== run A ==
Design comparator_latch, start of the top module:
module comparator_latch #
(
  parameter n_to_response_time = -1038,
  parameter p_to_response_time = -1020,
  parameter const_response_time = 1285,
  parameter n_to_tau = -1248,
  parameter p_to_tau = 1037,
  parameter const_tau = 1042,
  parameter n_to_response_time_lh = -1752,
  parameter p_to_response_time_lh = -1006,
  parameter const_response_time_lh = 1185,
  parameter n_to_tau_lh = 1131,
  parameter p_to_tau_lh = -1115,
  parameter const_tau_lh = 1529
)
(
  input clk,
  input reset,
  input sys_clk,
  input [15-1:0] n,
  input [15-1:0] p,
  output [35-1:0] out
);
Size in the first run: about 6800 cells after synthesis, about 25 flip-flops, roughly 0.057 mm² of cells after synthesis.
Settings: LEC_CHECK=0, ABC_AREA=1, CAP_MARGIN=20, CORE_MARGIN=2, CORE_UTILIZATION=40, CTS_CLUSTER_DIAMETER=100, CTS_CLUSTER_SIZE=99, HOLD_SLACK_MARGIN=-0.1, PLACE_DENSITY_LB_ADDON=0.3, SETUP_SLACK_MARGIN=-2.0, SLEW_MARGIN=20, TNS_END_PERCENT=95; clock period 26.0 ns.
run.sh (not shown) runs the stock make flow with config.mk's settings and CLKGATE_MAP_FILE=.
### run A -> run B
==> flow/config.mk <==
export PLATFORM = sky130hd
export DESIGN_NAME = comparator_latch
export DESIGN_NICKNAME = comparator_latch
export VERILOG_FILES = /design/flow/design.v
export SDC_FILE = /design/flow/constraint.sdc
export NUM_CORES = 4
export LEC_CHECK = 0
export ABC_AREA = 0
export CAP_MARGIN = 20
export CORE_MARGIN = 2
export CORE_UTILIZATION = 66
export CTS_CLUSTER_DIAMETER = 100
export CTS_CLUSTER_SIZE = 99
export HOLD_SLACK_MARGIN = 0.28
export PLACE_DENSITY_LB_ADDON = 0.02
export SETUP_SLACK_MARGIN = -2.0
export SLEW_MARGIN = 20
export TNS_END_PERCENT = 25
--- outcome ---
state_cycle_counter[10]$_SDFFE_PP0P_ as the end point of the critical path was reported by run B, and state_cycle_counter[0]$_SDFFE_PP0P_ by run A. Higher number of placed instances, taps included was reported by run A, not run B. On sequential share of layout area, run B and run A are neck and neck. Of run B and run A, run B shows the lower detailed-route wire length, with run A above it. Of run B and run A, it is run B that has the higher met2 track utilization from global routing. Per the comparison of run B with run A, die area shrank by 0.062 mm², instance count on the critical path grew by 4.2%, routed metal-1 wirelength shrank by 23 mm, mean number of vias per cell grew by 0.50. Maximum frequency (run B over run A): decrease, about 0.9%. Chip area line of the yosys report: run B < run A.
Modified inputs, run C compared to run B
==> flow/config.mk <==
export PLATFORM = sky130hd
export DESIGN_NAME = comparator_latch
export DESIGN_NICKNAME = comparator_latch
export VERILOG_FILES = /design/flow/design.v
export SDC_FILE = /design/flow/constraint.sdc
export NUM_CORES = 4
export LEC_CHECK = 0
export ABC_AREA = 1
export CAP_MARGIN = 20
export CORE_MARGIN = 2
export CORE_UTILIZATION = 40
export CTS_CLUSTER_DIAMETER = 31
export CTS_CLUSTER_SIZE = 99
export HOLD_SLACK_MARGIN = -0.1
export SETUP_SLACK_MARGIN = -2.0
export SLEW_MARGIN = 20
[summary]
- Every run (run C and run B) finished clean.
- In the flow results for run C and run B, the period utilization is smaller on run C.
- From run B to run C the numbers moved as follows: all-layer global routing usage moved down; final design instance area without fill moved up; worst setup slack moved up; non-clock buffer count moved down; number of rows in the core area moved up.
- Compared with run B, run C shows a xor-xnor portion of the synthesized cell area that is 1.2 points lower.
Setup changes, run C to run D
==> flow/config.mk <==
export PLATFORM = sky130hd
export DESIGN_NAME = comparator_latch
export DESIGN_NICKNAME = comparator_latch
export VERILOG_FILES = /design/flow/design.v
export SDC_FILE = /design/flow/constraint.sdc
export NUM_CORES = 4
export LEC_CHECK = 0
export ABC_AREA = 0
export CAP_MARGIN = 5
export CELL_PAD_IN_SITES_DETAIL_PLACEMENT = 2
export CORE_ASPECT_RATIO = 0.55
export CORE_MARGIN = 7
export CORE_UTILIZATION = 40
export CTS_CLUSTER_DIAMETER = 68
export GPL_ROUTABILITY_DRIVEN = 0
export GPL_TIMING_DRIVEN = 0
export MAX_ROUTING_LAYER = met4
export SLEW_MARGIN = 20
==> results <==
Per the comparison of run D with run C, die span in y went down about 25%, sequential share of the synthesized area held, instance tally after logic synthesis went down 1100, core area went down 0.0085 mm².
Tool error ODB-0269 stopped run D during 5_1_grt; no final results.

comparator_latch again, from the RTL that the note above started with.
==> flow/config.mk <==
export PLATFORM = sky130hd
export DESIGN_NAME = comparator_latch
export DESIGN_NICKNAME = comparator_latch
export VERILOG_FILES = /design/flow/design.v
export SDC_FILE = /design/flow/constraint.sdc
export NUM_CORES = 4
export LEC_CHECK = 0
export ABC_AREA = 0
export CAP_MARGIN = 20
export CELL_PAD_IN_SITES_DETAIL_PLACEMENT = 0
export CORE_ASPECT_RATIO = 0.61
export CORE_MARGIN = 2
export CORE_UTILIZATION = 72
export CTS_CLUSTER_SIZE = 66
export GPL_TIMING_DRIVEN = 1
export MAX_ROUTING_LAYER = met4
export MIN_ROUTING_LAYER = met1
export PLACE_DENSITY_LB_ADDON = 0.07
export SETUP_SLACK_MARGIN = 1.73
export SLEW_MARGIN = 20
==> flow/constraint.sdc <==
create_clock -name core_clock -period 20.9 [get_ports {clk}]
set_input_delay 4.1800 -clock core_clock [delete_from_list [all_inputs] [get_ports {clk}]]
set_output_delay 4.1800 -clock core_clock [all_outputs]
set_load 0.01 [all_outputs]
The first run finished but fails on negative setup slack.
Change:
--- a/flow/config.mk
+++ b/flow/config.mk
@@ -12,9 +12,8 @@
 export CORE_MARGIN = 2
-export CORE_UTILIZATION = 72
-export CTS_CLUSTER_SIZE = 66
+export CORE_UTILIZATION = 70
+export CTS_CLUSTER_DIAMETER = 89
+export CTS_CLUSTER_SIZE = 37
 export GPL_TIMING_DRIVEN = 1
-export MAX_ROUTING_LAYER = met4
 export MIN_ROUTING_LAYER = met1
-export PLACE_DENSITY_LB_ADDON = 0.07
-export SETUP_SLACK_MARGIN = 1.73
+export SETUP_SLACK_MARGIN = 0.74
 export SLEW_MARGIN = 20
==> flow/constraint.sdc (replaced) <==
create_clock -name core_clock -period 13.8 [get_ports {clk}]
set_input_delay 2.7600 -clock core_clock [delete_from_list [all_inputs] [get_ports {clk}]]
set_output_delay 2.7600 -clock core_clock [all_outputs]
set_load 0.01 [all_outputs]
What happened: The new run ran to the end with violations: negative setup slack. Setup slack degrades by 5.6 ns. Via count is higher by a few percent. Count of clock-buffer cells in the layout is unchanged. Final area is higher by a few percent. Final cell count is higher by a few percent. Global-route usage is higher by 0.60 points. Routed wire length is higher by roughly a tenth. First-iteration DRC count is higher by a few percent.
Change:
--- a/flow/config.mk
+++ b/flow/config.mk
@@ -11,9 +11,8 @@
 export CORE_ASPECT_RATIO = 0.61
-export CORE_MARGIN = 2
-export CORE_UTILIZATION = 70
-export CTS_CLUSTER_DIAMETER = 89
-export CTS_CLUSTER_SIZE = 37
+export CORE_MARGIN = 10
+export CORE_UTILIZATION = 58
+export CTS_CLUSTER_SIZE = 66
 export GPL_TIMING_DRIVEN = 1
 export MIN_ROUTING_LAYER = met1
-export SETUP_SLACK_MARGIN = 0.74
+export SETUP_SLACK_MARGIN = 1.73
 export SLEW_MARGIN = 20
What happened: The new run completed, yet does not pass: negative setup slack. Die area rose by about 34%. Routed wire length falls by about 12%. Setup slack improves by 0.39 ns. Register-to-register slack gains 0.17 ns. Via count falls by 6.2%. Clock skew stays flat. Hold slack is worse by 0.0052 ns. Fmax rose by 2.0%. Count of clock-buffer cells in the layout decreases by 1.
Change:
--- a/flow/config.mk
+++ b/flow/config.mk
@@ -7,3 +7,3 @@
 export LEC_CHECK = 0
-export ABC_AREA = 0
+export ABC_AREA = 1
 export CAP_MARGIN = 20
@@ -11,7 +11,10 @@
 export CORE_ASPECT_RATIO = 0.61
-export CORE_MARGIN = 10
-export CORE_UTILIZATION = 58
+export CORE_MARGIN = 2
+export CORE_UTILIZATION = 72
+export CTS_CLUSTER_DIAMETER = 218
 export CTS_CLUSTER_SIZE = 66
 export GPL_TIMING_DRIVEN = 1
+export MAX_ROUTING_LAYER = met4
 export MIN_ROUTING_LAYER = met1
+export PLACE_DENSITY_LB_ADDON = 0.07
 export SETUP_SLACK_MARGIN = 1.73
==> flow/constraint.sdc (replaced) <==
create_clock -name core_clock -period 16.3 [get_ports {clk}]
set_input_delay 3.2600 -clock core_clock [delete_from_list [all_inputs] [get_ports {clk}]]
set_output_delay 3.2600 -clock core_clock [all_outputs]
set_load 0.01 [all_outputs]
Outcome:
- With this change the flow failed in global routing (5_1_grt)
- synthesized cell count is higher by 19%
- synthesized area goes up by 5.8%
- die size drops by 23%
